`design.v`:
```
`timescale 1ns/10ps
module  CED(
	input  clk,
	input  rst,
	input  enable,
	output reg ird,
	input  [7:0] idata,	
	output reg [13:0] iaddr,
	output reg cwr_mag_0,
	output reg [12:0] cdata_mag_wr0,
	output reg crd_mag_0,
	input  [12:0] cdata_mag_rd0,
	output reg [13:0] caddr_mag_0,
	output reg cwr_ang_0,
	output reg [12:0] cdata_ang_wr0,
	output reg crd_ang_0,
	input  [12:0] cdata_ang_rd0,
	output reg [13:0] caddr_ang_0,
	output reg cwr1,
	output reg [12:0] cdata_wr1,
	output reg crd1,
	input  [12:0] cdata_rd1,
	output reg [13:0] caddr_1,
	output reg cwr2,
	output reg [12:0] cdata_wr2,
	output reg [13:0] caddr_2,
	output reg done
);
reg [5:0] state,next_state,i;
reg [7:0] Grayscale_temp[0:8];
reg signed [12:0] magnitude_L0[0:8];
reg [12:0] angle_L0[0:8];
reg signed [12:0] Gx,Gy,magnitude;
reg signed [12:0] Gx_abs,Gy_abs;
reg [15:0] n,j;
reg [12:0]angle;
reg signed[28:0] Gy_temp,angle_tmp, Gy_temp1;
parameter INIT=5'd0,GRAYSCALE_ADDR=5'd1,WAIT=5'd2,GRAYSCALE_DATA=5'd3,
          LAYER0=5'd4,INIT1=5'd5,LAYER1_ADDR=5'd6,WAIT1=5'd7,LAYER1_DATA=5'd8,
		  LAYER1_DATA1=5'd9,NMS=5'd10,INIT2=5'd11,LAYER2_ADDR=5'd12,
		  WAIT2=5'd13,LAYER2_DATA=5'd14,LAYER2_DATA1=5'd15,HT=5'd16,FINISHED=5'd17;
always @(posedge clk or posedge rst ) begin
  if(rst) state<=INIT;
  else state<=next_state;
end
always @(*) begin
	case (state)
		INIT:begin
		  next_state=(enable)?GRAYSCALE_ADDR:INIT;
		end 
		GRAYSCALE_ADDR:begin
		  next_state=WAIT;
		end
        WAIT:begin
		   next_state=GRAYSCALE_DATA;
		end
        GRAYSCALE_DATA:begin
			next_state=(i>8)?LAYER0:GRAYSCALE_ADDR;  
		end
		LAYER0:begin
		   next_state=(j>15875)?INIT1:GRAYSCALE_ADDR;
		end
        INIT1:begin
          next_state=LAYER1_ADDR;
        end
        LAYER1_ADDR:begin
            next_state=WAIT1;
	    end 
        WAIT1:begin
		   if((n>0&&n<125)||(n%126==0)||(n%126==125)||(n>15750&&n<15875))next_state=LAYER1_DATA1;
		   else next_state=LAYER1_DATA;
		end
		LAYER1_DATA:begin
		  next_state=(i>8)?NMS:LAYER1_ADDR; 
		end
		LAYER1_DATA1:begin
          next_state=LAYER1_ADDR;
		end
        NMS:begin
		  next_state=(n>15875)?INIT2:LAYER1_ADDR;
		end
		INIT2:begin
		  next_state=LAYER2_ADDR;
		end
		LAYER2_ADDR:begin
		  next_state=WAIT2;
		end
		WAIT2:begin
		  if((n>0&&n<125)||(n%126==0)||(n%126==125)||(n>15750&&n<15875))next_state=LAYER2_DATA1;
		  else next_state=LAYER2_DATA;
		end
		LAYER2_DATA:begin
		  next_state=(i>8)?HT:LAYER2_ADDR; 
		end
		LAYER2_DATA1:begin
          next_state=LAYER2_ADDR;
		end
		HT:begin
		  next_state=(n>15875)?FINISHED:LAYER2_ADDR;
		end
		default:begin
		  next_state=state;
		end 
	endcase	
end
always @(posedge clk) begin
		case (state)
		INIT:begin
		  n=0;
		  i=0;
		  j=0;
		  done=0;
		  ird=0;
		  cwr_mag_0=0;
		  cwr_ang_0=0;
		  crd_mag_0=0;
		  crd_ang_0=0;
		  cwr1=0;
		  crd1=0;
		  cwr2=0;
		  angle=0;
		  angle_tmp=0;
		end 
		GRAYSCALE_ADDR:begin
		  ird=1;
		  cwr_ang_0=0;
		  cwr_mag_0=0;
		  if (i==0)iaddr=n;
		  else if(i==1)iaddr=n+1;
		  else if(i==2)iaddr=n+2;
		  else if(i==3)iaddr=n+128;
		  else if(i==4)iaddr=n+129;
		  else if(i==5)iaddr=n+130;
		  else if(i==6)iaddr=n+256;
		  else if(i==7)iaddr=n+257;
		  else iaddr=n+258; 
		end
		WAIT:begin
		  angle=0;
		  angle_tmp=0;
		end
        GRAYSCALE_DATA:begin
		  Grayscale_temp[i]=idata;
		  i=i+1;
		end
		LAYER0:begin
		  i=0;
		  ird=0;
		  cwr_ang_0=1;
		  cwr_mag_0=1;
		  n=(n%128==125)?n+3:n+1;
		  Gx=-(Grayscale_temp[0])+Grayscale_temp[2]-(Grayscale_temp[3]<<1)+
		     (Grayscale_temp[5]<<1)-Grayscale_temp[6]+Grayscale_temp[8];
		  Gy=-Grayscale_temp[0]-(Grayscale_temp[1]<<1)-Grayscale_temp[2]+
		     Grayscale_temp[6]+(Grayscale_temp[7]<<1)+Grayscale_temp[8];
          Gx_abs=(Gx[12]==1)?-Gx:Gx;
          Gy_abs=(Gy[12]==1)?-Gy:Gy;
		  magnitude=Gx_abs+Gy_abs;
          angle_tmp=(Gx!=0)?(Gy<<16)/Gx:Gx;
		  if(angle_tmp<$signed(29'h00006A09) && angle_tmp>$signed(29'h1FFF95F7))begin                         
			if (Gx!=0&&Gy==0)angle=13'h00;
			else if (Gx==0&&Gy!=0)angle=13'h5a;
			else angle=13'h00;
		  end         
		  else if(angle_tmp>$signed(29'h00006A09) && angle_tmp<$signed(29'h00026A09))angle=13'h2d;            
		  else if(angle_tmp>$signed(29'h00026A09) || angle_tmp<$signed(29'h1FFD95F7))angle=13'h5a;            
		  else angle=13'h87;
		  caddr_mag_0=j;
		  cdata_mag_wr0=magnitude;
		  caddr_ang_0=j;
          cdata_ang_wr0=angle;
		  j=j+1;
		end
        INIT1:begin
		  j=0;
		  n=0;
		  i=0;
		  cwr_ang_0=0;
		  cwr_mag_0=0;
        end
		LAYER1_ADDR:begin
		  if ((n>0&&n<125)||(n%126==0)||(n%126==125)||(n>15750&&n<15875)) begin
		    cwr1=0;
			caddr_1=n;
		  end
          else begin
		    crd_ang_0=1;
		    crd_mag_0=1;
			cwr1=0;
			if (i==0)begin
			  caddr_ang_0=j;
			  caddr_mag_0=j;
			end
		    else if(i==1)begin
			  caddr_ang_0=j+1;
			  caddr_mag_0=j+1;
			end
		    else if(i==2)begin
			  caddr_ang_0=j+2;
			  caddr_mag_0=j+2;
			end
		    else if(i==3)begin
			  caddr_ang_0=j+126;
			  caddr_mag_0=j+126;
			end
		    else if(i==4)begin
			  caddr_ang_0=j+127;
			  caddr_mag_0=j+127;
			end
		    else if(i==5)begin
			  caddr_ang_0=j+128;
			  caddr_mag_0=j+128;
			end
		    else if(i==6)begin
			  caddr_ang_0=j+252;
			  caddr_mag_0=j+252;
			end
		    else if(i==7)begin
			  caddr_ang_0=j+253;
			  caddr_mag_0=j+253;
			end
		    else begin
			  caddr_ang_0=j+254;
			  caddr_mag_0=j+254;
			end
		  end
		end
		LAYER1_DATA:begin
		  angle_L0[i]=cdata_ang_rd0;
		  magnitude_L0[i]=cdata_mag_rd0;
		  i=i+1;
		end
		LAYER1_DATA1:begin
          	cwr1=1;
			cdata_wr1=0;
			n=n+1;
		end
		NMS:begin
		  crd_ang_0=0;
		  crd_mag_0=0;
		  cwr1=1;
		  caddr_1=n;
		  if (angle_L0[4]==13'h00) begin
            cdata_wr1=(magnitude_L0[4]>=magnitude_L0[3]
			          &&magnitude_L0[4]>=magnitude_L0[5])?magnitude_L0[4]:0;			
		  end
		  else if (angle_L0[4]==13'h2d) begin
			cdata_wr1=(magnitude_L0[4]>=magnitude_L0[2]
			          &&magnitude_L0[4]>=magnitude_L0[6])?magnitude_L0[4]:0;	
		  end
          else if (angle_L0[4]==13'h5a) begin
			cdata_wr1=(magnitude_L0[4]>=magnitude_L0[1]
			          &&magnitude_L0[4]>=magnitude_L0[7])?magnitude_L0[4]:0;	
		  end
		  else begin
			cdata_wr1=(magnitude_L0[4]>=magnitude_L0[0]
			          &&magnitude_L0[4]>=magnitude_L0[8])?magnitude_L0[4]:0;
		  end
		  j=(j%126==123)?j+3:j+1;
		  n=n+1;
		  i=0;
		end
		INIT2:begin
		  j=0;
		  n=0;
		  i=0;
          cwr1=0;
		end
		LAYER2_ADDR:begin
		  if ((n>0&&n<125)||(n%126==0)||(n%126==125)||(n>15750&&n<15875)) begin
		    cwr2=0;
			caddr_2=n;
		  end
          else begin
            crd1=1;
			cwr2=0;
			if (i==0)caddr_1=j;
		    else if(i==1)caddr_1=j+1;
		    else if(i==2)caddr_1=j+2;
		    else if(i==3)caddr_1=j+126;
		    else if(i==4)caddr_1=j+127;
		    else if(i==5)caddr_1=j+128;
		    else if(i==6)caddr_1=j+252;
		    else if(i==7)caddr_1=j+253;
		    else caddr_1=j+254;
		  end
		end
		LAYER2_DATA:begin
		  magnitude_L0[i]=cdata_rd1;
		  i=i+1;
		end	
		LAYER2_DATA1:begin
          	cwr2=1;
			cdata_wr2=0;
			n=n+1;
		end
		HT:begin
          crd1=0;
		  cwr2=1;
		  caddr_2=n;
          if (magnitude_L0[4]>=13'd100)cdata_wr2=13'd255;
		  else if(magnitude_L0[4]<13'd50)cdata_wr2=13'd0;
		  else begin
			if ((magnitude_L0[0]>=13'd100)||(magnitude_L0[1]>=13'd100)||
			    (magnitude_L0[2]>=13'd100)||(magnitude_L0[3]>=13'd100)||
				(magnitude_L0[5]>=13'd100)||(magnitude_L0[6]>=13'd100)||
				(magnitude_L0[7]>=13'd100)||(magnitude_L0[8]>=13'd100)) begin
				cdata_wr2=13'd255;
			end
			else cdata_wr2=13'd0;
		  end
		  j=(j%126==123)?j+3:j+1;
		  n=n+1;
		  i=0;
		end
		FINISHED:begin
		  done=1;
		end
		default:begin
		end 
	endcase
end
endmodule
```
`run.sh`:
```
#!/bin/bash
# the make line also repeats each setting of config.mk as NAME=value (left out here)
make -C /OpenROAD-flow-scripts/flow DESIGN_CONFIG=/design/flow/config.mk WORK_HOME=/design/flow/orfs CLKGATE_MAP_FILE= finish
```
`config.mk`:
```
export PLATFORM = sky130hd
export DESIGN_NAME = CED
export DESIGN_NICKNAME = CED
export VERILOG_FILES = /design/flow/design.v
export SDC_FILE = /design/flow/constraint.sdc
export NUM_CORES = 4
export LEC_CHECK = 0
export CAP_MARGIN = 20
export CELL_PAD_IN_SITES_DETAIL_PLACEMENT = 1
export CELL_PAD_IN_SITES_GLOBAL_PLACEMENT = 1
export CORE_MARGIN = 5
export CORE_UTILIZATION = 40
export SLEW_MARGIN = 20
export TNS_END_PERCENT = 60
```
`constraint.sdc`:
```
create_clock -name core_clock -period 69.3 [get_ports {clk}]
set_input_delay 13.8600 -clock core_clock [delete_from_list [all_inputs] [get_ports {clk}]]
set_output_delay 13.8600 -clock core_clock [all_outputs]
set_load 0.01 [all_outputs]
```
==> results of run 1 <==
[stage by stage]
| stage | setup TNS, ps | area (µm²) | utilization | hold WS [ps] |
|---|---|---|---|---|
| finish | -18000 | 73700 | 0.571 | 350 |
| floorplan | -12690 | 53300 | - | 331 |
| global route | -40010 | 73700 | 0.571 | 367 |
| global placement | -14940 | 68300 | 0.530 | 334 |
| CTS | -14170 | 72000 | 0.558 | 351 |
| detailed placement | -34680 | 68300 | 0.530 | 338 |
[timing repair]
item,4_1_cts,5_1_grt
gates resized,152,214
setup endpoints to repair,6,6
pin swaps,184,256
hold buffers,0,0
cloned,0,0
buffers inserted,202,97
[per-layer routing]
metal  wire [µm]  vias up
li1            -    28300
met1      105000    29800
met2      112000     1620
met3       12000      415
met4        7460        4
met5          27        -
[cell type report]
type | count | area, µm² | area share
multi-input cells | 5613 | 41200 | 0.559
repair buffers | 2150 | 16600 | 0.226
flip-flops and latches | 346 | 10300 | 0.140
well taps | 1742 | 2180 | 0.0296
inverters | 498 | 1870 | 0.0254
clock buffers | 48 | 1090 | 0.0149
clock inverters | 31 | 435 | 0.00591
==> results.yml, run 1 <==
# implementation run metrics
critical_path:
  r2r-start: "Grayscale_temp[0][1]"
  cp.buffers_inverters: 63
  crit_end: "cdata_ang_wr0[3]"
  cp_slowest_stage_delay_ps: 540
  cp.required_ps: 69670
  worstPathArrival_ps: 72750
  r2r_cells: 422
  path_depth: 422
  critPathLaunchType: "register"
  crit_start: "Grayscale_temp[0][1]"
  critPathSlowestCell: "fa_1"
  r2r_setup_slack_ps: -3090
  worstReg2RegEnd: "cdata_ang_wr0[3]"
  crit_path_end_kind: "register"
  cp_top_family: "AND-OR/OR-AND gates"
  worstPathMaxFanout: 15
  cpMostUsedCell: "o21ai_2"
  crit_type: "reg -> reg"
cts:
  cts.clk_slew.worst_paths_ps: 60
  clock_path_buffers: 3
  cts_sinks: 346
  root_buffer: "clkbuf_16"
  cts_buffers: 43
  htree_levels: 2
  cts_tree: "built"
  clk-insertion-delay-late_ps: 630
global_routing:
  grt_use_met1: 0.436
  grt-ovfl-total: 0
  track_usage: 0.326
  grt_antenna_before_repair: 4
  grt_pass1_wl_um: 356000
  grt_max_degree: 37
  grt.busiest_layer: "met2"
  grt_use_met3: 0.0373
  grtUsageMet2: 0.558
  grt_pass1_vias: 62700
synthesis:
  ys_area_mm2: 0.0518
  xor_share: 0.0634
  yosysTopAreaCell: "edfxtp_1"
  ys_warn_count: 4
  post_synth_ao_oa_area_fraction: 0.261
  netlist_area_mm2: 0.0518
  netlist-cell-type-count: 123
  top_cell: "ha_1"
  edf_count: 328
  syn_inst: 6576
  ys_top_cells_by_count: "ha_1 (629), nor2_1 (587), nand2_1 (519)"
  mux_area_frac: 0.0312
  synth-main-ff-cell: "edfxtp_1"
  ys_sh_simple: 0.214
  async_reset_ff_frac: 0.0520
  ys_ff: 346
  top_cell_area_share: 0.190
  yosys_cells: 6576
  synth_area_per_cell_um2: 7.87
  yosysSeqAreaShare: 0.199
  top_logic_kind: "AND-OR/OR-AND gates"
  synth_adder_area_share: 0.173
  top_cells_by_area: "edfxtp_1 (19%), ha_1 (15%), a21oi_1 (4.3%), nor2_1 (4.3%), o21ai_0 (4.3%)"
floorplanning:
  die_h_um: 370
  fp_util: 0.401
  placementRows: 132
  fp.dieArea_mm2: 0.137
  ios: 181
  core_area_mm2: 0.129
  chipWidth_um: 370
placed_design:
  dp_cells: 10100
  gp_congestion: 0.924
  hpwl_um: 181000
  io_buffers: 170
  dp_slack_ps: -5870
cells_and_area:
  fin_cells: 10400
  fin_nets: 9383
  fillers: 15800
  syn_to_final_growth_pct: 42.4
sta:
  fin_ws_ps: -3090
  hold_violations: 0
  setup_viol: 6
  rsz0062_at_grt: "true"
  min_period_ps: 72390
  max_slew_margin: 0.222
  fin_crit_sh: 1.04
  worstMarginPinSlew_ps: 1170
  slew_viol_final: 0
  finClkSkew_ps: 43.9
  fmax_mhz: 13.8
detailed_routing:
  antenna_left: 0
  antenna_cells: 0
  vias: 60200
  viasPerCell: 5.77
  firstDrtPassIters: 9
  routed_wl_um: 236000
  first_iter_violations: 3988
  drc_errors: 0
  wire_per_inst_um: 22.6
flow_run:
  warning_count: 63
  drv_cap: 0
min_path:
  hold_path_depth: 0
  hold_path_end: "state[14]"
  min-delay-start: "state[5]"
  hp-class: "reg -> reg"
outcome:
  violatedChecks: "setup timing"
  status: "failed layout checks"
==> inputs of run 2 (changes only) <==
- CELL_PAD_IN_SITES_DETAIL_PLACEMENT: 1 -> not set
- CELL_PAD_IN_SITES_GLOBAL_PLACEMENT: 1 -> not set
- CORE_ASPECT_RATIO: not set -> 0.69
- CORE_MARGIN: 5 -> 2
- CTS_CLUSTER_SIZE: not set -> 82
- GPL_ROUTABILITY_DRIVEN: not set -> 1
- TNS_END_PERCENT: 60 -> 35
- clock period: 69.3 -> 68.5 ns (I/O delays scaled with it)
==> run 2 against run 1 <==
The layout still fails its checks (setup timing). Synthesized cell count is the same. Cell area shrank 1.6%. Global-route usage shrank 3.5 points. Critical path depth shrank 10. Critical path type unchanged.
==> results.yml, run 2 <==
# implementation run metrics
outcome:
  status: "failed layout checks"
  violatedChecks: "setup timing"
cts:
  cts_sinks: 346
  cts_tree: "built"
  clk-insertion-delay-late_ps: 620
  clock_path_buffers: 3
  htree_levels: 2
  ctsHoldBuffers: 0
  cts.clk_slew.worst_paths_ps: 60
  root_buffer: "clkbuf_16"
  cts_buffers: 42
detailed_routing:
  first_iter_violations: 5831
  routed_wl_um: 204000
  firstDrtPassIters: 6
  antenna_left: 0
  drc_errors: 0
  wire_per_inst_um: 19.9
  vias: 58200
  antenna_cells: 0
  viasPerCell: 5.67
global_routing:
  grt_max_degree: 39
  grt_use_met1: 0.425
  grt_pass1_vias: 54300
  grt_antenna_before_repair: 1
  track_usage: 0.291
  grtUsageMet2: 0.454
  grt_use_met3: 0.0388
  grt_pass1_wl_um: 308000
  grt-ovfl-total: 0
  grt.busiest_layer: "met2"
min_path:
  hold_path_depth: 0
  hold_path_end: "state[14]"
  min-delay-start: "state[5]"
  hp-class: "reg -> reg"
critical_path:
  worstPathMaxFanout: 23
  crit_type: "reg -> reg"
  cpMostUsedCell: "o21ai_2"
  r2r_cells: 412
  r2r-start: "Grayscale_temp[0][1]"
  worstPathArrival_ps: 72870
  critPathSlowestCell: "or4_4"
  critPathLaunchType: "register"
  path_depth: 412
  cp.buffers_inverters: 26
  crit_end: "cdata_ang_wr0[4]"
  cp_slowest_stage_delay_ps: 570
  cp_top_family: "AND-OR/OR-AND gates"
  crit_path_end_kind: "register"
  cp.required_ps: 68870
  worstReg2RegEnd: "cdata_ang_wr0[4]"
  crit_start: "Grayscale_temp[0][1]"
  r2r_setup_slack_ps: -4010
synthesis:
  async_reset_ff_frac: 0.0520
  yosysSeqAreaShare: 0.199
  ys_sh_simple: 0.214
  synth_adder_area_share: 0.173
  yosysTopAreaCell: "edfxtp_1"
  edf_count: 328
  top_cell: "ha_1"
  ys_ff: 346
  top_cell_area_share: 0.190
  syn_inst: 6576
  yosys_cells: 6576
  ys_warn_count: 4
  ys_top_cells_by_count: "ha_1 (629), nor2_1 (587), nand2_1 (519)"
  netlist_area_mm2: 0.0518
  ys_area_mm2: 0.0518
  synth-main-ff-cell: "edfxtp_1"
  synth_area_per_cell_um2: 7.87
  mux_area_frac: 0.0312
  post_synth_ao_oa_area_fraction: 0.261
  xor_share: 0.0634
  top_logic_kind: "AND-OR/OR-AND gates"
  top_cells_by_area: "edfxtp_1 (19%), ha_1 (15%), a21oi_1 (4.3%), nor2_1 (4.3%), o21ai_0 (4.3%)"
  netlist-cell-type-count: 123
cells_and_area:
  syn_to_final_growth_pct: 40.1
  post-route-util: 0.566
  fin_nets: 9243
sta:
  hold_violations: 0
  rsz0062_at_grt: "true"
  fin_ws_ps: -4010
  fin_crit_sh: 1.06
  fmax_mhz: 13.8
  setup_viol: 6
  max_slew_margin: 0.193
  worstMarginPinSlew_ps: 1200
  min_period_ps: 72510
  finClkSkew_ps: 35.0
  slew_viol_final: 0
floorplanning:
  die_h_um: 303
  ios: 181
  fp_util: 0.404
  core_area_mm2: 0.128
  chipWidth_um: 437
  fp.dieArea_mm2: 0.132
  placementRows: 109
placed_design:
  hpwl_um: 159000
  io_buffers: 170
  gp_congestion: 0.968
flow_run:
  warning_count: 61
  drv_cap: 0
==> run 2: final cells by class <==
cell class	count	area, µm²
multi-input cells	5613	41300
clock inverters	26	198
inverters	498	1870
well taps	1720	2150
fillers	11700	55700
repair buffers	2011	15600
clock buffers	50	1100
flip-flops and latches	346	10300
==> run 2: repair_timing <==
action                                  in CTS  in global routing
pin swaps                                   80                344
resized                                     81                333
endpoints found under the setup margin       6                  6
setup buffers                               83                111
==> run 2: metrics by stage <==
stage | cells | hold slack (ps) | TNS (ps) | worst slack (ps) | instance area, µm²
after CTS | 10200 | 356 | -23740 | -4050 | 70200
after detailed placement | 9994 | 343 | -36660 | -6200 | 68000
final | 10300 | 358 | -23740 | -4010 | 72500
after floorplan | 6720 | 331 | -18760 | -3270 | 53200
after global routing | 10300 | 367 | -46600 | -7820 | 72500
after global placement | 9994 | 333 | -21120 | -3580 | 68000
==> run 2: layer usage <==
| metal | up-vias | part of all wire | wire length, µm |
|---|---|---|---|
| li1 | 28100 | - | - |
| met1 | 27600 | 0.46 | 94800 |
| met2 | 2224 | 0.43 | 87900 |
| met3 | 330 | 0.079 | 16000 |
| met4 | 0 | 0.026 | 5210 |
| met5 | - | 0 | 0 |
==> inputs of run 3 (changes only) <==
- ABC_AREA: not set -> 1
- CAP_MARGIN: 20 -> 0
- CORE_ASPECT_RATIO: 0.69 -> not set
- CORE_UTILIZATION: 40 -> 72
- CTS_CLUSTER_DIAMETER: not set -> 86
- CTS_CLUSTER_SIZE: 82 -> 98
- GPL_ROUTABILITY_DRIVEN: 1 -> not set
- PLACE_DENSITY: not set -> 0.6
- SETUP_SLACK_MARGIN: not set -> 5.0
- TNS_END_PERCENT: 35 -> 5
- clock period: 68.5 -> 48.9 ns (I/O delays scaled with it)
==> run 3 against run 2 <==
The run now fails in clock tree synthesis (4_1_cts). Die size fell by 45%. Synthesized cell count is 15% higher. Synthesized area is 0.99% lower.
==> results.yml, run 3 <==
# flow metrics
floorplanning:
  die_h_um: 271
  placementRows: 97
  ios: 181
  fp.dieArea_mm2: 0.0733
  fp_util: 0.729
  chipWidth_um: 271
  core_area_mm2: 0.0703
synthesis:
  ys_area_mm2: 0.0513
  ys_warn_count: 4
  synth_area_per_cell_um2: 6.76
  yosysSeqAreaShare: 0.201
  mux_area_frac: 0.00137
  top_logic_kind: "simple AND/OR/NAND/NOR gates"
  synth_adder_area_share: 0.174
  netlist_area_mm2: 0.0513
  ys_top_cells_by_count: "nand2_1 (1776), inv_1 (1153), ha_1 (629)"
  top_cell: "nand2_1"
  netlist-cell-type-count: 85
  xor_share: 0.0762
  synth-main-ff-cell: "edfxtp_1"
  yosys_cells: 7577
  yosysTopAreaCell: "edfxtp_1"
  top_cells_by_area: "edfxtp_1 (19%), ha_1 (15%), nand2_1 (13%), inv_1 (8.4%), a21oi_1 (5.4%)"
  async_reset_ff_frac: 0.0520
  syn_inst: 7577
  top_cell_area_share: 0.192
  ys_ff: 346
  post_synth_ao_oa_area_fraction: 0.157
  ys_sh_simple: 0.285
  edf_count: 328
placed_design:
  hpwl_um: 173000
  gp_congestion: 1.07
  io_buffers: 170
outcome:
  error: "[ERROR DPL-0038] Utilization greater than 100%, impossible to legalize"
  status: "aborted with a tool error"
  failed_stage: "clock tree synthesis (4_1_cts)"
-- run 3: metrics by stage --
step,instances,cell area (µm²),utilization,setup WS [ps],hold slack [ps]
after floorplan,7721,52800,-,-14530,331
after global placement,10200,66300,0.943,-14420,339
after detailed placement,10200,66300,0.943,-21790,353
==> inputs of run 4 (changes only) <==
- ABC_AREA: 1 -> not set
- CAP_MARGIN: 0 -> 25
- CELL_PAD_IN_SITES_DETAIL_PLACEMENT: not set -> 1
- CELL_PAD_IN_SITES_GLOBAL_PLACEMENT: not set -> 2
- CORE_MARGIN: 2 -> 5
- CORE_UTILIZATION: 72 -> 40
- CTS_CLUSTER_DIAMETER: 86 -> not set
- CTS_CLUSTER_SIZE: 98 -> not set
- HOLD_SLACK_MARGIN: not set -> -0.08
- PLACE_DENSITY: 0.6 -> not set
- SETUP_SLACK_MARGIN: 5.0 -> 0.48
- TNS_END_PERCENT: 5 -> not set
- clock period: 48.9 -> 90.0 ns (I/O delays scaled with it)
==> run 4 against run 3 <==
Synthesized cell count down 13%. Die size up 86%. Now clean on timing, DRC and antenna. Synthesized area up 1.0%.
==> results.yml, run 4 <==
# implementation run metrics
global_routing:
  track_usage: 0.292
  grt_pass1_wl_um: 314000
  grt_antenna_before_repair: 3
  grt-ovfl-total: 0
  grt_use_met1: 0.402
  grt_pass1_vias: 52200
  grt_max_degree: 46
  grt.busiest_layer: "met2"
  grt_use_met3: 0.0311
  grtUsageMet2: 0.490
detailed_routing:
  first_iter_violations: 3505
  viasPerCell: 6.01
  routed_wl_um: 208000
  firstDrtPassIters: 5
  wire_per_inst_um: 24.2
  drc_errors: 0
  antenna_left: 0
  vias: 51700
sta:
  hold_violations: 0
  finClkSkew_ps: 28.4
  fin_ws_ps: 6820
  fin_tns_setup_ps: 0
  max_slew_margin: 0.243
  rsz0062_at_grt: "false"
  worstMarginPinSlew_ps: 1120
  setup_viol: 0
  fin_crit_sh: 0.924
  slew_viol_final: 0
  min_period_ps: 83180
  fmax_mhz: 12.0
cts:
  clk-insertion-delay-late_ps: 600
  clock_path_buffers: 3
  cts_sinks: 346
  ctsHoldBuffers: 0
  cts_tree: "built"
  htree_levels: 2
  root_buffer: "clkbuf_16"
  cts_buffers: 40
  cts.clk_slew.worst_paths_ps: 60
critical_path:
  cp.required_ps: 90340
  cpMostUsedCell: "o21ai_0"
  r2r-start: "Grayscale_temp[0][1]"
  crit_path_end_kind: "register"
  cp_slowest_stage_delay_ps: 630
  cp_top_family: "AND-OR/OR-AND gates"
  r2r_cells: 414
  critPathLaunchType: "register"
  worstPathMaxFanout: 41
  critPathSlowestCell: "a2111o_1"
  worstPathArrival_ps: 83520
  path_depth: 414
  worstReg2RegEnd: "cdata_ang_wr0[7]"
  crit_start: "Grayscale_temp[0][1]"
  cp.buffers_inverters: 22
  r2r_setup_slack_ps: 6820
  crit_end: "cdata_ang_wr0[7]"
  crit_type: "reg -> reg"
cells_and_area:
  fin_cells: 8605
  syn_to_final_growth_pct: 12.4
  fin_nets: 7557
placed_design:
  hpwl_um: 163000
  dp_slack_ps: -2250
  io_buffers: 170
  dp_cells: 8501
  gp_congestion: 0.916
min_path:
  min-delay-start: "state[5]"
  hold_path_depth: 0
  hold_path_end: "state[14]"
  hp-class: "reg -> reg"
synthesis:
  post_synth_ao_oa_area_fraction: 0.261
  yosysSeqAreaShare: 0.199
  ys_area_mm2: 0.0518
  ys_sh_simple: 0.214
  yosys_cells: 6576
  edf_count: 328
  netlist-cell-type-count: 123
  mux_area_frac: 0.0312
  async_reset_ff_frac: 0.0520
  top_cell: "ha_1"
  ys_warn_count: 4
  syn_inst: 6576
  top_logic_kind: "AND-OR/OR-AND gates"
  synth_adder_area_share: 0.173
  ys_top_cells_by_count: "ha_1 (629), nor2_1 (587), nand2_1 (519)"
  ys_ff: 346
  yosysTopAreaCell: "edfxtp_1"
  top_cell_area_share: 0.190
  netlist_area_mm2: 0.0518
  xor_share: 0.0634
  top_cells_by_area: "edfxtp_1 (19%), ha_1 (15%), a21oi_1 (4.3%), nor2_1 (4.3%), o21ai_0 (4.3%)"
  synth_area_per_cell_um2: 7.87
  synth-main-ff-cell: "edfxtp_1"
floorplanning:
  fp.dieArea_mm2: 0.137
  placementRows: 132
  fp_util: 0.401
  die_h_um: 370
  chipWidth_um: 370
  core_area_mm2: 0.129
  ios: 181
flow_run:
  warning_count: 60
  drv_cap: 0
outcome:
  status: "finished clean"
==> run 4: area by class of cell <==
type / instances / area, µm²
clock inverter: 22 / 184
multi-input combinational: 5613 / 39600
timing repair buffer: 327 / 2950
tap: 1742 / 2180
clock buffer: 52 / 1070
antenna: 5 / 12.5
inverter: 498 / 1870
fill: 15700 / 70800
sequential: 346 / 10300
==> run 4: metal layers <==
| layer | share of wire | vias up | wire (µm) |
|---|---|---|---|
| met3 | 0.044 | 276 | 9090 |
| met1 | 0.47 | 25600 | 96900 |
| met4 | 0.029 | 0 | 5980 |
| li1 | - | 24700 | - |
| met2 | 0.46 | 1075 | 95900 |
| met5 | 0 | - | 0 |
==> run 4: metrics by stage <==
| step | area [µm²] | util | hold slack, ps |
|---|---|---|---|
| 5_1_grt | 58200 | 0.451 | 371 |
| 6_report | 58200 | 0.451 | 351 |
| 3_5_place_dp | 56200 | 0.436 | 336 |
| 4_1_cts | 57600 | 0.446 | 350 |
| 3_3_place_gp | 56100 | 0.435 | 338 |
| 2_1_floorplan | 52300 | - | 331 |
==> run 4: what timing repair did <==
item / in CTS / in global routing
setup buffers: 0 / 25
gates resized: 32 / 155
pin swaps: 1 / 18
setup endpoints to repair: 6 / 6
==> inputs of run 5 (changes only) <==
- ABC_AREA: not set -> 1
- CAP_MARGIN: 25 -> 40
- CELL_PAD_IN_SITES_DETAIL_PLACEMENT: 1 -> 0
- CELL_PAD_IN_SITES_GLOBAL_PLACEMENT: 2 -> not set
- CORE_MARGIN: 5 -> 2
- CORE_UTILIZATION: 40 -> 70
- CTS_CLUSTER_DIAMETER: not set -> 269
- CTS_CLUSTER_SIZE: not set -> 40
- GPL_ROUTABILITY_DRIVEN: not set -> 0
- GPL_TIMING_DRIVEN: not set -> 1
- SETUP_SLACK_MARGIN: 0.48 -> -0.37
- SLEW_MARGIN: 20 -> 10
- TNS_END_PERCENT: not set -> 55
- clock period: 90.0 -> 63.1 ns (I/O delays scaled with it)
==> run 5 against run 4 <==
The flow now stops in clock tree synthesis (4_1_cts). Die size fell by 45%. Synthesized area fell by 0.99%. Synthesized cell count increased by 15%.
==> results.yml, run 5 <==
# flow metrics
outcome:
  status: "aborted with a tool error"
  failed_stage: "clock tree synthesis (4_1_cts)"
  error: "[ERROR DPL-0033] detailed placement checks failed during check placement."
synthesis:
  syn_inst: 7577
  top_cell_area_share: 0.192
  edf_count: 328
  netlist_area_mm2: 0.0513
  top_logic_kind: "simple AND/OR/NAND/NOR gates"
  synth_adder_area_share: 0.174
  yosysTopAreaCell: "edfxtp_1"
  yosysSeqAreaShare: 0.201
  post_synth_ao_oa_area_fraction: 0.157
  ys_top_cells_by_count: "nand2_1 (1776), inv_1 (1153), ha_1 (629)"
  xor_share: 0.0762
  ys_area_mm2: 0.0513
  synth-main-ff-cell: "edfxtp_1"
  netlist-cell-type-count: 85
  ys_warn_count: 4
  async_reset_ff_frac: 0.0520
  yosys_cells: 7577
  mux_area_frac: 0.00137
  top_cell: "nand2_1"
  synth_area_per_cell_um2: 6.76
  ys_sh_simple: 0.285
  ys_ff: 346
  top_cells_by_area: "edfxtp_1 (19%), ha_1 (15%), nand2_1 (13%), inv_1 (8.4%), a21oi_1 (5.4%)"
placed_design:
  hpwl_um: 149000
  place_area_mm2: 0.0653
  io_buffers: 170
  dp_slack_ps: -4710
  dp_cells: 10100
floorplanning:
  ios: 181
  fp_util: 0.705
  chipWidth_um: 275
  core_area_mm2: 0.0727
  fp.dieArea_mm2: 0.0754
  die_h_um: 275
  placementRows: 99
## run 5: metrics by stage
step / utilization
3_3_place_gp: 0.896
3_5_place_dp: 0.898
2_1_floorplan: -
==> inputs of run 6 (changes only) <==
- CAP_MARGIN: 40 -> 15
- CELL_PAD_IN_SITES_DETAIL_PLACEMENT: 0 -> 2
- CELL_PAD_IN_SITES_GLOBAL_PLACEMENT: not set -> 3
- CORE_UTILIZATION: 70 -> 41
- CTS_CLUSTER_DIAMETER: 269 -> 376
- CTS_CLUSTER_SIZE: 40 -> not set
- GPL_ROUTABILITY_DRIVEN: 0 -> 1
- GPL_TIMING_DRIVEN: 1 -> 0
- HOLD_SLACK_MARGIN: -0.08 -> not set
- PLACE_DENSITY_LB_ADDON: not set -> 0.25
- SETUP_SLACK_MARGIN: -0.37 -> 5.0
- SLEW_MARGIN: 10 -> 35
- TNS_END_PERCENT: 55 -> 25
- clock period: 63.1 -> 63.8 ns (I/O delays scaled with it)
==> run 6 against run 5 <==
The flow stops in global placement without I/O (3_1_place_gp_skip_io). Synthesized cell count unchanged. Die size up 70%. Synthesized area unchanged.
==> results.yml, run 6 <==
# flow metrics
synthesis:
  ys_area_mm2: 0.0513
  top_cells_by_area: "edfxtp_1 (19%), ha_1 (15%), nand2_1 (13%), inv_1 (8.4%), a21oi_1 (5.4%)"
  synth_area_per_cell_um2: 6.76
  ys_ff: 346
  ys_top_cells_by_count: "nand2_1 (1776), inv_1 (1153), ha_1 (629)"
  top_logic_kind: "simple AND/OR/NAND/NOR gates"
  async_reset_ff_frac: 0.0520
  top_cell_area_share: 0.192
  top_cell: "nand2_1"
  post_synth_ao_oa_area_fraction: 0.157
  ys_sh_simple: 0.285
  edf_count: 328
  mux_area_frac: 0.00137
  yosys_cells: 7577
  netlist-cell-type-count: 85
  yosysTopAreaCell: "edfxtp_1"
  xor_share: 0.0762
  synth-main-ff-cell: "edfxtp_1"
  ys_warn_count: 4
  yosysSeqAreaShare: 0.201
  netlist_area_mm2: 0.0513
  synth_adder_area_share: 0.174
  syn_inst: 7577
outcome:
  error: "[ERROR FLW-0024] Place density exceeds 1.0 (current PLACE_DENSITY_LB_ADDON =  0.25). Please check if the value of  PLACE_DENSITY_LB_ADDON is between 0 and 0.99."
  status: "aborted with a tool error"
  failed_stage: "global placement without I/O (3_1_place_gp_skip_io)"
floorplanning:
  chipWidth_um: 358
  core_area_mm2: 0.124
  fp_util: 0.414
  placementRows: 129
  fp.dieArea_mm2: 0.128
  die_h_um: 358
==> inputs of run 7 (changes only) <==
- ABC_AREA: 1 -> not set
- CAP_MARGIN: 15 -> 40
- CELL_PAD_IN_SITES_DETAIL_PLACEMENT: 2 -> 0
- CELL_PAD_IN_SITES_GLOBAL_PLACEMENT: 3 -> not set
- CORE_MARGIN: 2 -> 9
- CORE_UTILIZATION: 41 -> 68
- CTS_CLUSTER_DIAMETER: 376 -> not set
- CTS_CLUSTER_SIZE: not set -> 40
- GPL_ROUTABILITY_DRIVEN: 1 -> 0
- GPL_TIMING_DRIVEN: 0 -> 1
- PLACE_DENSITY_LB_ADDON: 0.25 -> 0.18
- SETUP_SLACK_MARGIN: 5.0 -> 3.94
- SLEW_MARGIN: 35 -> 10
- TNS_END_PERCENT: 25 -> 55
- clock period: 63.8 -> 27.8 ns (I/O delays scaled with it)
==> run 7 against run 6 <==
The flow stops in global routing (5_1_grt). Die size decreased by 32%. Synthesized area up 1.0%. Synthesized cell count shrank 13%.
==> results.yml, run 7 <==
# flow metrics
synthesis:
  synth_area_per_cell_um2: 7.87
  ys_area_mm2: 0.0518
  ys_warn_count: 4
  synth_adder_area_share: 0.173
  post_synth_ao_oa_area_fraction: 0.261
  top_cell_area_share: 0.190
  yosysSeqAreaShare: 0.199
  ys_top_cells_by_count: "ha_1 (629), nor2_1 (587), nand2_1 (519)"
  top_cells_by_area: "edfxtp_1 (19%), ha_1 (15%), a21oi_1 (4.3%), nor2_1 (4.3%), o21ai_0 (4.3%)"
  netlist_area_mm2: 0.0518
  xor_share: 0.0634
  synth-main-ff-cell: "edfxtp_1"
  ys_sh_simple: 0.214
  top_logic_kind: "AND-OR/OR-AND gates"
  syn_inst: 6576
  edf_count: 328
  async_reset_ff_frac: 0.0520
  ys_ff: 346
  yosys_cells: 6576
  top_cell: "ha_1"
  netlist-cell-type-count: 123
  yosysTopAreaCell: "edfxtp_1"
  mux_area_frac: 0.0312
cts:
  ctsHoldBuffers: 0
  cts_buffers: 38
  cts_sinks: 346
  clock_path_buffers: 3
  root_buffer: "clkbuf_16"
  htree_levels: 2
floorplanning:
  core_area_mm2: 0.0749
  fp_util: 0.691
  die_h_um: 294
  chipWidth_um: 294
  ios: 181
  placementRows: 100
  fp.dieArea_mm2: 0.0864
global_routing:
  grt-ovfl-total: 1648
  track_usage: 0.878
outcome:
  status: "aborted with a tool error"
  failed_stage: "global routing (5_1_grt)"
  error: "[ERROR GRT-0116] Global routing finished with congestion. Check the congestion regions in the DRC Viewer."
placed_design:
  dp_cells: 9170
  io_buffers: 170
  dp_slack_ps: -47610
  place_area_mm2: 0.0665
  hpwl_um: 160000
## run 7: per-stage QoR
step	hold WS, ps	setup TNS, ps
after floorplan	331	-261690
after global placement	336	-254170
after detailed placement	358	-285020
after CTS	389	-267920
## run 7: layer usage
metal | overflow | global-route usage
met2 | 896 | 0.982
met3 | 120 | 0.812
met1 | 107 | 0.834
met4 | 502 | 0.924
met5 | 23 | 0.640
## run 7: timing repair
| item | in CTS |
|---|---|
| setup buffers | 303 |
| resized | 208 |
| pin swaps | 246 |
| endpoints found under the setup margin | 6 |
| cloned | 0 |
==> inputs of run 8 (changes only) <==
- ABC_AREA: not set -> 1
- CORE_MARGIN: 9 -> 2
- CORE_UTILIZATION: 68 -> 70
- CTS_CLUSTER_DIAMETER: not set -> 269
- GPL_ROUTABILITY_DRIVEN: 0 -> 1
- PLACE_DENSITY_LB_ADDON: 0.18 -> not set
- SETUP_SLACK_MARGIN: 3.94 -> -0.37
- clock period: 27.8 -> 63.7 ns (I/O delays scaled with it)
==> run 8 against run 7 <==
The flow again stops in global routing (5_1_grt). Synthesized area decreased by 0.99%. Synthesized cell count up 15%. Die size decreased by 13%.
==> results.yml, run 8 <==
# flow metrics
floorplanning:
  fp_util: 0.705
  chipWidth_um: 275
  fp.dieArea_mm2: 0.0754
  die_h_um: 275
  core_area_mm2: 0.0727
  ios: 181
  placementRows: 99
global_routing:
  track_usage: 0.825
  grt-ovfl-total: 534
cts:
  root_buffer: "clkbuf_16"
  cts_sinks: 346
  clock_path_buffers: 3
  htree_levels: 1
  cts_buffers: 12
synthesis:
  netlist_area_mm2: 0.0513
  synth_area_per_cell_um2: 6.76
  syn_inst: 7577
  post_synth_ao_oa_area_fraction: 0.157
  synth_adder_area_share: 0.174
  ys_area_mm2: 0.0513
  ys_ff: 346
  top_cell: "nand2_1"
  edf_count: 328
  yosys_cells: 7577
  top_cells_by_area: "edfxtp_1 (19%), ha_1 (15%), nand2_1 (13%), inv_1 (8.4%), a21oi_1 (5.4%)"
  yosysTopAreaCell: "edfxtp_1"
  mux_area_frac: 0.00137
  async_reset_ff_frac: 0.0520
  ys_top_cells_by_count: "nand2_1 (1776), inv_1 (1153), ha_1 (629)"
  xor_share: 0.0762
  top_cell_area_share: 0.192
  yosysSeqAreaShare: 0.201
  synth-main-ff-cell: "edfxtp_1"
  netlist-cell-type-count: 85
  ys_sh_simple: 0.285
  ys_warn_count: 4
  top_logic_kind: "simple AND/OR/NAND/NOR gates"
outcome:
  status: "aborted with a tool error"
  failed_stage: "global routing (5_1_grt)"
  error: "[ERROR GRT-0116] Global routing finished with congestion. Check the congestion regions in the DRC Viewer."
placed_design:
  gp_congestion: 1.06
  io_buffers: 170
  hpwl_um: 144000
  dp_cells: 9891
[run 8: timing repair]
item / CTS
hold buffers: 0
buffers inserted: 389
setup endpoints to repair: 6
pin swaps: 207
gates cloned: 4
resized: 281
[run 8: per-layer routing]
layer	overflow	track usage
met2	303	0.974
met1	15	0.809
met3	14	0.699
met4	194	0.841
met5	8	0.419
[run 8: metrics by stage]
| step | instance area [µm²] | util | TNS, ps | setup WS (ps) |
|---|---|---|---|---|
| after floorplan | 52400 | - | -1370 | -327 |
| after global placement | 63400 | 0.872 | 0 | 190 |
| after detailed placement | 63600 | 0.875 | -22870 | -3870 |
| after CTS | 68000 | 0.935 | -2170 | -407 |
==> inputs of run 9 (changes only) <==
- ABC_AREA: 1 -> 0
- CAP_MARGIN: 40 -> 20
- CELL_PAD_IN_SITES_DETAIL_PLACEMENT: 0 -> not set
- CORE_UTILIZATION: 70 -> 72
- CTS_CLUSTER_DIAMETER: 269 -> 359
- CTS_CLUSTER_SIZE: 40 -> 99
- GPL_ROUTABILITY_DRIVEN: 1 -> not set
- GPL_TIMING_DRIVEN: 1 -> not set
- PLACE_DENSITY: not set -> 0.38
- SETUP_SLACK_MARGIN: -0.37 -> 3.77
- SLEW_MARGIN: 10 -> 20
- TNS_END_PERCENT: 55 -> not set
- clock period: 63.7 -> 34.4 ns (I/O delays scaled with it)
==> run 9 against run 8 <==
The flow stops in clock tree synthesis (4_1_cts). Synthesized cell count is 13% lower. Die size is 1.8% lower. Synthesized area is 1.0% higher.
==> results.yml, run 9 <==
# flow metrics
outcome:
  status: "aborted with a tool error"
  failed_stage: "clock tree synthesis (4_1_cts)"
  error: "[ERROR DPL-0033] detailed placement checks failed during check placement."
synthesis:
  edf_count: 328
  syn_inst: 6576
  ys_top_cells_by_count: "ha_1 (629), nor2_1 (587), nand2_1 (519)"
  synth-main-ff-cell: "edfxtp_1"
  ys_sh_simple: 0.214
  mux_area_frac: 0.0312
  yosysSeqAreaShare: 0.199
  top_logic_kind: "AND-OR/OR-AND gates"
  top_cell_area_share: 0.190
  xor_share: 0.0634
  ys_warn_count: 4
  async_reset_ff_frac: 0.0520
  synth_area_per_cell_um2: 7.87
  post_synth_ao_oa_area_fraction: 0.261
  top_cell: "ha_1"
  top_cells_by_area: "edfxtp_1 (19%), ha_1 (15%), a21oi_1 (4.3%), nor2_1 (4.3%), o21ai_0 (4.3%)"
  ys_area_mm2: 0.0518
  yosysTopAreaCell: "edfxtp_1"
  ys_ff: 346
  synth_adder_area_share: 0.173
  netlist_area_mm2: 0.0518
  netlist-cell-type-count: 123
  yosys_cells: 6576
placed_design:
  io_buffers: 170
  gp_congestion: 1.10
  dp_cells: 9138
  place_area_mm2: 0.0665
  hpwl_um: 170000
floorplanning:
  chipWidth_um: 272
  core_area_mm2: 0.0714
  placementRows: 98
  fp.dieArea_mm2: 0.0741
  fp_util: 0.725
  ios: 181
  die_h_um: 272
==> run 9: stage by stage <==
| stage | worst slack [ps] |
|---|---|
| 2_1_floorplan | -36930 |
| 3_3_place_gp | -35160 |
| 3_5_place_dp | -41610 |
==> inputs of run 10 (changes only) <==
- ABC_AREA: 0 -> not set
- CORE_UTILIZATION: 72 -> 65
- CTS_CLUSTER_DIAMETER: 359 -> not set
- CTS_CLUSTER_SIZE: 99 -> not set
- PLACE_DENSITY: 0.38 -> 0.6
- SETUP_SLACK_MARGIN: 3.77 -> not set
- clock period: 34.4 -> 61.7 ns (I/O delays scaled with it)
==> run 10 against run 9 <==
The flow stops in global routing (5_1_grt). Synthesized cell count did not move. Die size rose by 11%. Synthesized area did not move.
==> results.yml, run 10 <==
# flow metrics
synthesis:
  synth-main-ff-cell: "edfxtp_1"
  top_cell_area_share: 0.190
  top_logic_kind: "AND-OR/OR-AND gates"
  edf_count: 328
  ys_top_cells_by_count: "ha_1 (629), nor2_1 (587), nand2_1 (519)"
  top_cells_by_area: "edfxtp_1 (19%), ha_1 (15%), a21oi_1 (4.3%), nor2_1 (4.3%), o21ai_0 (4.3%)"
  post_synth_ao_oa_area_fraction: 0.261
  ys_sh_simple: 0.214
  mux_area_frac: 0.0312
  netlist-cell-type-count: 123
  yosysSeqAreaShare: 0.199
  async_reset_ff_frac: 0.0520
  yosys_cells: 6576
  synth_area_per_cell_um2: 7.87
  yosysTopAreaCell: "edfxtp_1"
  xor_share: 0.0634
  top_cell: "ha_1"
  ys_warn_count: 4
  ys_ff: 346
  synth_adder_area_share: 0.173
  netlist_area_mm2: 0.0518
  ys_area_mm2: 0.0518
  syn_inst: 6576
floorplanning:
  core_area_mm2: 0.0789
  chipWidth_um: 286
  fp_util: 0.656
  die_h_um: 286
  placementRows: 103
  fp.dieArea_mm2: 0.0819
  ios: 181
placed_design:
  hpwl_um: 152000
  dp_slack_ps: -11880
  io_buffers: 170
  gp_congestion: 1.02
  dp_cells: 9230
global_routing:
  grt-ovfl-total: 927
  track_usage: 0.917
cts:
  htree_levels: 2
  clock_path_buffers: 3
  cts_buffers: 37
  root_buffer: "clkbuf_16"
  cts_sinks: 346
  ctsHoldBuffers: 0
outcome:
  status: "aborted with a tool error"
  error: "[ERROR GRT-0232] Routing congestion too high. Check the congestion heatmap in the GUI."
  failed_stage: "global routing (5_1_grt)"
## run 10: timing repair
item,4_1_cts
buffers inserted,327
pin swaps,214
resized,183
setup endpoints to repair,6
## run 10: metal layers
layer | overflow | GRT usage
met5 | 6 | 0.699
met4 | 277 | 0.938
met3 | 61 | 0.850
met2 | 514 | 1.01
met1 | 69 | 0.898
## run 10: through the flow
step	instance area [µm²]	hold slack [ps]	util	TNS, ps
2_1_floorplan	53400	331	-	-57270
3_3_place_gp	66600	333	0.845	-49640
3_5_place_dp	66600	352	0.845	-70850
4_1_cts	71200	355	0.902	-55490
==> inputs of run 11 (changes only) <==
- CORE_UTILIZATION: 65 -> 58
- PLACE_DENSITY: 0.6 -> not set
- clock period: 61.7 -> 71.7 ns (I/O delays scaled with it)
==> run 11 against run 10 <==
Synthesized cell count is the same. Synthesized area is the same. The layout now fails its checks (setup timing). Die size grew 12%.
==> results.yml, run 11 <==
# implementation run metrics
cells_and_area:
  post-route-util: 0.734
  fin_nets: 8253
  fin_cells: 8718
  fillers: 6905
  syn_to_final_growth_pct: 25.4
sta:
  fin_crit_sh: 1.01
  min_period_ps: 72200
  worstMarginPinSlew_ps: 1200
  setup_viol: 6
  slew_viol_final: 0
  hold_violations: 0
  hold_slack_ps: 378
  max_slew_margin: 0.203
  rsz0062_at_grt: "true"
  finClkSkew_ps: 29.4
  fmax_mhz: 13.8
  fin_ws_ps: -503
cts:
  cts_buffers: 39
  htree_levels: 2
  clock_path_buffers: 3
  ctsHoldBuffers: 0
  clk-insertion-delay-late_ps: 620
  cts.clk_slew.worst_paths_ps: 60
  cts_sinks: 346
  cts_tree: "built"
  root_buffer: "clkbuf_16"
critical_path:
  cp.buffers_inverters: 42
  worstPathArrival_ps: 72550
  cp_top_family: "AND-OR/OR-AND gates"
  worstReg2RegEnd: "cdata_ang_wr0[3]"
  cp.required_ps: 72050
  r2r-start: "Grayscale_temp[0][2]"
  r2r_cells: 417
  crit_path_end_kind: "register"
  worstPathMaxFanout: 14
  path_depth: 417
  critPathLaunchType: "register"
  critPathSlowestCell: "fa_1"
  crit_type: "reg -> reg"
  cpMostUsedCell: "o21ai_2"
  r2r_setup_slack_ps: -500
  crit_start: "Grayscale_temp[0][2]"
  cp_slowest_stage_delay_ps: 530
  crit_end: "cdata_ang_wr0[3]"
global_routing:
  grt-ovfl-total: 0
  grt_antenna_before_repair: 1
  grt_max_degree: 44
  grt_pass1_vias: 52300
  grt_pass1_wl_um: 281000
  track_usage: 0.383
min_path:
  hold_path_end: "state[14]"
  hp-class: "reg -> reg"
  min-delay-start: "state[5]"
  hold_path_depth: 0
synthesis:
  netlist_area_mm2: 0.0518
  post_synth_ao_oa_area_fraction: 0.261
  synth_adder_area_share: 0.173
  top_cell_area_share: 0.190
  netlist-cell-type-count: 123
  syn_inst: 6576
  ys_warn_count: 4
  edf_count: 328
  ys_area_mm2: 0.0518
  synth-main-ff-cell: "edfxtp_1"
  top_cell: "ha_1"
  ys_sh_simple: 0.214
  async_reset_ff_frac: 0.0520
  yosysTopAreaCell: "edfxtp_1"
  xor_share: 0.0634
  yosys_cells: 6576
  ys_top_cells_by_count: "ha_1 (629), nor2_1 (587), nand2_1 (519)"
  top_logic_kind: "AND-OR/OR-AND gates"
  ys_ff: 346
  yosysSeqAreaShare: 0.199
  synth_area_per_cell_um2: 7.87
  mux_area_frac: 0.0312
  top_cells_by_area: "edfxtp_1 (19%), ha_1 (15%), a21oi_1 (4.3%), nor2_1 (4.3%), o21ai_0 (4.3%)"
flow_run:
  warning_count: 62
  drv_cap: 0
floorplanning:
  core_area_mm2: 0.0884
  fp.dieArea_mm2: 0.0917
  die_h_um: 303
  chipWidth_um: 303
  ios: 181
  fp_util: 0.586
  placementRows: 109
detailed_routing:
  vias: 56300
  met3_length_um: 16000
  routed_wl_um: 189000
  met1Wirelength_um: 72600
  top_layer: "met5"
  viasPerCell: 6.46
  antenna_cells: 0
  antenna_left: 0
  route.met2.wl_um: 87200
  first_iter_violations: 5636
  wire_per_inst_um: 21.6
  drc_errors: 0
  firstDrtPassIters: 6
placed_design:
  dp_cells: 8284
  gp_congestion: 0.992
  io_buffers: 170
  hpwl_um: 137000
outcome:
  status: "failed layout checks"
  violatedChecks: "setup timing"
-- run 11: through the flow --
| stage | worst slack [ps] | TNS [ps] | area, µm² |
|---|---|---|---|
| after CTS | 1.87 | 0 | 62100 |
| after floorplan | -65.4 | -93.0 | 53200 |
| after global placement | -577 | -2960 | 58600 |
| after detailed placement | -2630 | -15260 | 58600 |
| final | -503 | -2460 | 64900 |
| after global routing | -4140 | -24160 | 64900 |
-- run 11: routing by layer --
| metal | vias up | GRT usage |
|---|---|---|
| met2 | 2839 | 0.639 |
| li1 | 26200 | - |
| met5 | - | 0 |
| met1 | 26600 | 0.469 |
| met4 | 2 | 0.223 |
| met3 | 802 | 0.0591 |
-- run 11: area by class of cell --
cell class,instances,area (µm²),share of cell area
Clock buffer,48,1030,0.0159
Clock inverter,24,288,0.00443
Inverter,498,1870,0.0289
Multi-Input combinational cell,5613,41700,0.642
Sequential cell,346,10300,0.159
Tap cell,1165,1460,0.0225
Timing Repair Buffer,1024,8280,0.128
-- run 11: what timing repair did --
item                       CTS  global route
cloned                       0             1
setup buffers              231           132
pin swaps                  151           325
setup endpoints to repair    6             6
gates resized              122           363
==> inputs of run 12 (changes only) <==
- ABC_AREA: not set -> 1
- CAP_MARGIN: 20 -> 40
- CELL_PAD_IN_SITES_DETAIL_PLACEMENT: not set -> 0
- CORE_UTILIZATION: 58 -> 70
- CTS_CLUSTER_SIZE: not set -> 40
- GPL_ROUTABILITY_DRIVEN: not set -> 0
- GPL_TIMING_DRIVEN: not set -> 1
- HOLD_SLACK_MARGIN: not set -> 0.3
- SETUP_SLACK_MARGIN: not set -> 2.16
- SLEW_MARGIN: 20 -> 10
- TNS_END_PERCENT: not set -> 55
- clock period: 71.7 -> 66.5 ns (I/O delays scaled with it)
==> run 12 against run 11 <==
The run now fails in global routing (5_1_grt). Synthesized cell count up 15%. Synthesized area shrank 0.99%. Die size shrank 18%.
==> results.yml, run 12 <==
# flow metrics
synthesis:
  top_cells_by_area: "edfxtp_1 (19%), ha_1 (15%), nand2_1 (13%), inv_1 (8.4%), a21oi_1 (5.4%)"
  synth-main-ff-cell: "edfxtp_1"
  ys_sh_simple: 0.285
  yosysTopAreaCell: "edfxtp_1"
  ys_warn_count: 4
  mux_area_frac: 0.00137
  xor_share: 0.0762
  netlist-cell-type-count: 85
  edf_count: 328
  synth_area_per_cell_um2: 6.76
  syn_inst: 7577
  top_cell_area_share: 0.192
  top_cell: "nand2_1"
  ys_top_cells_by_count: "nand2_1 (1776), inv_1 (1153), ha_1 (629)"
  yosysSeqAreaShare: 0.201
  yosys_cells: 7577
  top_logic_kind: "simple AND/OR/NAND/NOR gates"
  netlist_area_mm2: 0.0513
  synth_adder_area_share: 0.174
  post_synth_ao_oa_area_fraction: 0.157
  ys_ff: 346
  ys_area_mm2: 0.0513
  async_reset_ff_frac: 0.0520
outcome:
  failed_stage: "global routing (5_1_grt)"
  status: "aborted with a tool error"
  error: "[ERROR GRT-0232] Routing congestion too high. Check the congestion heatmap in the GUI."
cts:
  htree_levels: 2
  root_buffer: "clkbuf_16"
  cts_sinks: 346
  clock_path_buffers: 3
  ctsHoldBuffers: 0
  cts_buffers: 37
floorplanning:
  core_area_mm2: 0.0727
  fp_util: 0.705
  fp.dieArea_mm2: 0.0754
  ios: 181
  chipWidth_um: 275
  placementRows: 99
  die_h_um: 275
placed_design:
  dp_cells: 8994
  dp_slack_ps: -2670
  io_buffers: 170
  hpwl_um: 125000
global_routing:
  track_usage: 0.771
  grt-ovfl-total: 108
-- run 12: repair_timing --
action | in CTS
pin swaps | 198
cloned | 3
buffers inserted | 282
endpoints found under the setup margin | 6
resized | 283
-- run 12: layer usage --
layer | GRT usage | overflow
met1 | 0.785 | 7
met2 | 0.917 | 67
met3 | 0.633 | 2
met4 | 0.720 | 32
met5 | 0.456 | 0
-- run 12: stage by stage --
step	util	area (µm²)	TNS, ps
floorplan	-	52300	0
global placement	0.778	56600	-190
detailed placement	0.781	56800	-15460
CTS	0.843	61300	0
==> inputs of run 13 (changes only) <==
- CAP_MARGIN: 40 -> 0
- CELL_PAD_IN_SITES_DETAIL_PLACEMENT: 0 -> 2
- CELL_PAD_IN_SITES_GLOBAL_PLACEMENT: not set -> 1
- CORE_MARGIN: 2 -> 4
- CORE_UTILIZATION: 70 -> 72
- CTS_CLUSTER_SIZE: 40 -> 62
- HOLD_SLACK_MARGIN: 0.3 -> not set
- MAX_ROUTING_LAYER: not set -> met5
- MIN_ROUTING_LAYER: not set -> met2
- PLACE_DENSITY_LB_ADDON: not set -> 0.18
- SETUP_SLACK_MARGIN: 2.16 -> -0.92
- clock period: 66.5 -> 69.8 ns (I/O delays scaled with it)
==> run 13 against run 12 <==
The run fails in global placement without I/O (3_1_place_gp_skip_io). Synthesized area is the same. Die size increased by 0.16%. Synthesized cell count stayed put.
==> results.yml, run 13 <==
# flow metrics
floorplanning:
  placementRows: 97
  fp_util: 0.729
  chipWidth_um: 275
  die_h_um: 275
  fp.dieArea_mm2: 0.0755
  core_area_mm2: 0.0703
synthesis:
  yosysTopAreaCell: "edfxtp_1"
  synth_area_per_cell_um2: 6.76
  ys_warn_count: 4
  netlist_area_mm2: 0.0513
  syn_inst: 7577
  yosys_cells: 7577
  ys_area_mm2: 0.0513
  ys_ff: 346
  post_synth_ao_oa_area_fraction: 0.157
  ys_sh_simple: 0.285
  xor_share: 0.0762
  top_cells_by_area: "edfxtp_1 (19%), ha_1 (15%), nand2_1 (13%), inv_1 (8.4%), a21oi_1 (5.4%)"
  synth-main-ff-cell: "edfxtp_1"
  top_logic_kind: "simple AND/OR/NAND/NOR gates"
  async_reset_ff_frac: 0.0520
  synth_adder_area_share: 0.174
  top_cell_area_share: 0.192
  top_cell: "nand2_1"
  netlist-cell-type-count: 85
  mux_area_frac: 0.00137
  ys_top_cells_by_count: "nand2_1 (1776), inv_1 (1153), ha_1 (629)"
  yosysSeqAreaShare: 0.201
  edf_count: 328
outcome:
  status: "aborted with a tool error"
  failed_stage: "global placement without I/O (3_1_place_gp_skip_io)"
  error: "[ERROR FLW-0024] Place density exceeds 1.0 (current PLACE_DENSITY_LB_ADDON =  0.18). Please check if the value of  PLACE_DENSITY_LB_ADDON is between 0 and 0.99."
==> inputs of run 14 (changes only) <==
- ABC_AREA: 1 -> not set
- CAP_MARGIN: 0 -> 20
- CELL_PAD_IN_SITES_DETAIL_PLACEMENT: 2 -> not set
- CELL_PAD_IN_SITES_GLOBAL_PLACEMENT: 1 -> not set
- CORE_MARGIN: 4 -> 2
- CTS_CLUSTER_DIAMETER: not set -> 359
- CTS_CLUSTER_SIZE: 62 -> 99
- GPL_ROUTABILITY_DRIVEN: 0 -> not set
- GPL_TIMING_DRIVEN: 1 -> not set
- MAX_ROUTING_LAYER: met5 -> not set
- MIN_ROUTING_LAYER: met2 -> not set
- PLACE_DENSITY: not set -> 0.6
- PLACE_DENSITY_LB_ADDON: 0.18 -> not set
- SETUP_SLACK_MARGIN: -0.92 -> not set
- SLEW_MARGIN: 10 -> 20
- TNS_END_PERCENT: 55 -> not set
- clock period: 69.8 -> 60.9 ns (I/O delays scaled with it)
==> run 14 against run 13 <==
The run fails in clock tree synthesis (4_1_cts). Synthesized area is 1.0% higher. Synthesized cell count is 13% lower. Die size is 1.9% lower.
==> results.yml, run 14 <==
# flow metrics
synthesis:
  async_reset_ff_frac: 0.0520
  top_cells_by_area: "edfxtp_1 (19%), ha_1 (15%), a21oi_1 (4.3%), nor2_1 (4.3%), o21ai_0 (4.3%)"
  synth_area_per_cell_um2: 7.87
  yosysTopAreaCell: "edfxtp_1"
  syn_inst: 6576
  ys_ff: 346
  ys_warn_count: 4
  ys_area_mm2: 0.0518
  yosys_cells: 6576
  post_synth_ao_oa_area_fraction: 0.261
  ys_sh_simple: 0.214
  edf_count: 328
  top_cell_area_share: 0.190
  netlist-cell-type-count: 123
  synth_adder_area_share: 0.173
  synth-main-ff-cell: "edfxtp_1"
  top_cell: "ha_1"
  mux_area_frac: 0.0312
  yosysSeqAreaShare: 0.199
  top_logic_kind: "AND-OR/OR-AND gates"
  xor_share: 0.0634
  netlist_area_mm2: 0.0518
  ys_top_cells_by_count: "ha_1 (629), nor2_1 (587), nand2_1 (519)"
outcome:
  failed_stage: "clock tree synthesis (4_1_cts)"
  error: "[ERROR DPL-0033] detailed placement checks failed during check placement."
  status: "aborted with a tool error"
placed_design:
  gp_congestion: 1.10
  hpwl_um: 168000
  place_area_mm2: 0.0662
  io_buffers: 170
floorplanning:
  die_h_um: 272
  chipWidth_um: 272
  fp_util: 0.725
  placementRows: 98
  ios: 181
  fp.dieArea_mm2: 0.0741
  core_area_mm2: 0.0714
-- run 14: per-stage QoR --
stage,std cells,hold WS [ps],setup WS [ps]
after floorplan,6720,331,-10430
after global placement,9087,332,-8680
after detailed placement,9087,336,-14700
